## P
## JAM
module JAM (
input CLK,
input RST,
output reg [2:0] W,
output reg [2:0] J,
input [6:0] Cost,
output reg [3:0] MatchCount,
output reg [9:0] MinCost,
output reg Valid );
Settings: LEC_CHECK=0, ABC_AREA=1, CAP_MARGIN=20, CELL_PAD_IN_SITES_DETAIL_PLACEMENT=2, CORE_ASPECT_RATIO=0.81, CORE_MARGIN=9, CORE_UTILIZATION=25, CTS_CLUSTER_DIAMETER=249, CTS_CLUSTER_SIZE=96, PLACE_DENSITY_LB_ADDON=0.05, SETUP_SLACK_MARGIN=0.32, SLEW_MARGIN=5, TNS_END_PERCENT=80; clock period 12.4 ns.
run.sh (not shown) runs the stock make flow with config.mk's settings and CLKGATE_MAP_FILE=.
P reached the final stage; the timing, design-rule and antenna checks on its layout passed.
The following lists how Q was set up differently from P:
Settings: CORE_UTILIZATION: 25 -> 57; CORE_MARGIN: 9 -> 2; PLACE_DENSITY_LB_ADDON: 0.05 -> unset; CTS_CLUSTER_DIAMETER: 249 -> 95; CELL_PAD_IN_SITES_DETAIL_PLACEMENT: 2 -> 0; CTS_CLUSTER_SIZE: 96 -> unset; ABC_AREA: 1 -> 0.
## What came out
- Status Q: flow complete, layout not clean - setup timing
- In the final reports, the cell area of Q is larger than that of P.
- Taking P as the reference, in Q pin count of the biggest net entering global routing saw an increase, register-to-register slack saw a decrease, required time of the critical path saw an increase, largest vdd supply drop saw an increase, synthesized instance count saw a decrease.
Input-level comparison between R and Q:
Settings: ABC_AREA: 0 -> 1; CORE_UTILIZATION: 57 -> 68; the clock period (ns, I/O delays scaled along): 12.4 -> 17.4.
R has completed all stages; timing, DRC and antenna checks passed. Post-synthesis chip area from yosys (R vs. Q) decreases by a few percent. Q → R: area after synthesis went down 2.3%; layout overhead on the synthesized area shrank by 36 points; post-CTS setup-driven buffer insertion count dropped 82. Comparing R with Q, the register area came out essentially unchanged. Lower post-route fraction of the period consumed by the critical path among Q and R: R. Lower wire length was reported by R, not Q. R against Q; synthesized cell count is up by more than 10%. Diff Q -> R: clock share of power increased 4.8 points, floorplan die area went down 18%. R vs Q, main logic family after synthesis: simple AND/OR/NAND/NOR gates vs AND-OR/OR-AND gates.

========
== run 1 ==
JAM again, from the RTL that the note above started with.
## JAM
module JAM (
input CLK,
input RST,
output reg [2:0] W,
output reg [2:0] J,
input [6:0] Cost,
output reg [3:0] MatchCount,
output reg [9:0] MinCost,
output reg Valid );
reg [2:0] n_state;
reg [2:0] c_state;
reg [2:0] max_index;
reg [2:0] max;
reg [2:0] sortlist [0:7];
reg directions [0:7];
reg sortable;
reg [2:0] list_index;
reg [9:0] cost_sum;
reg [9:0] cost_min;
parameter IDLE          = 3'd0,
          CAL_COST      = 3'd1,
          MIN_CONFIRM   = 3'd2,
          MOVE          = 3'd3,
          FIN           = 3'd4
;
always@(posedge CLK or posedge RST) begin
    if (RST) c_state <= IDLE;
    else c_state <= n_state;
end
always@(*) begin
    case(c_state)
        IDLE : n_state = CAL_COST;
        CAL_COST : n_state = (W == 3'd7) ? MIN_CONFIRM : c_state;
        MIN_CONFIRM : n_state = MOVE;
        MOVE : n_state = (sortable == 1'b0) ? FIN : CAL_COST;
        default : n_state = c_state;
    endcase
end
always @(posedge CLK or posedge RST) begin
    if(RST) list_index <= 3'd0;
    else if(n_state == CAL_COST) list_index <= list_index + 3'd1;
  ...
Settings: LEC_CHECK=0, CAP_MARGIN=40, CORE_MARGIN=2, CORE_UTILIZATION=68, HOLD_SLACK_MARGIN=0.29, SETUP_SLACK_MARGIN=-0.82, SLEW_MARGIN=20; clock period 11.7 ns.
Run 1 did not make it past global routing (5_1_grt), where a tool error ended it.
Modified inputs, run 2 compared to run 1
- changing CAP_MARGIN from 40 to 20
- setting ABC_AREA to 1 for the first time
- removing HOLD_SLACK_MARGIN (formerly 0.29)
- removing SETUP_SLACK_MARGIN (formerly -0.82)
- setting CTS_CLUSTER_SIZE to 10 for the first time
- changing CORE_UTILIZATION from 68 to 72
- changing the clock period (ns, I/O delays scaled along) from 11.7 to 15.0
==> comparison <==
Compared run 2 vs run 1, and number of cells in Yosys stat is up in run 2.
From run 1 to run 2 the numbers moved as follows: die outline height shrank by 3.8%; overall chip area shrank by 1100 um2; area reported by Yosys stat shrank by 210 um2; buffers inserted during post-CTS setup optimization shrank by 45; per-instance average area after synthesis shrank by 1.4 um2.
STATUS worst setup slack before clock tree synthesis: run 2 wins against run 1
Synthesized area in run 2 is 210 um2 below run 1.
The sole clean run among run 2 and run 1 is run 2.
Run 1: aborted in global routing (5_1_grt) (tool error)
No activity file was given, so power comes from the tool's default toggle rates.
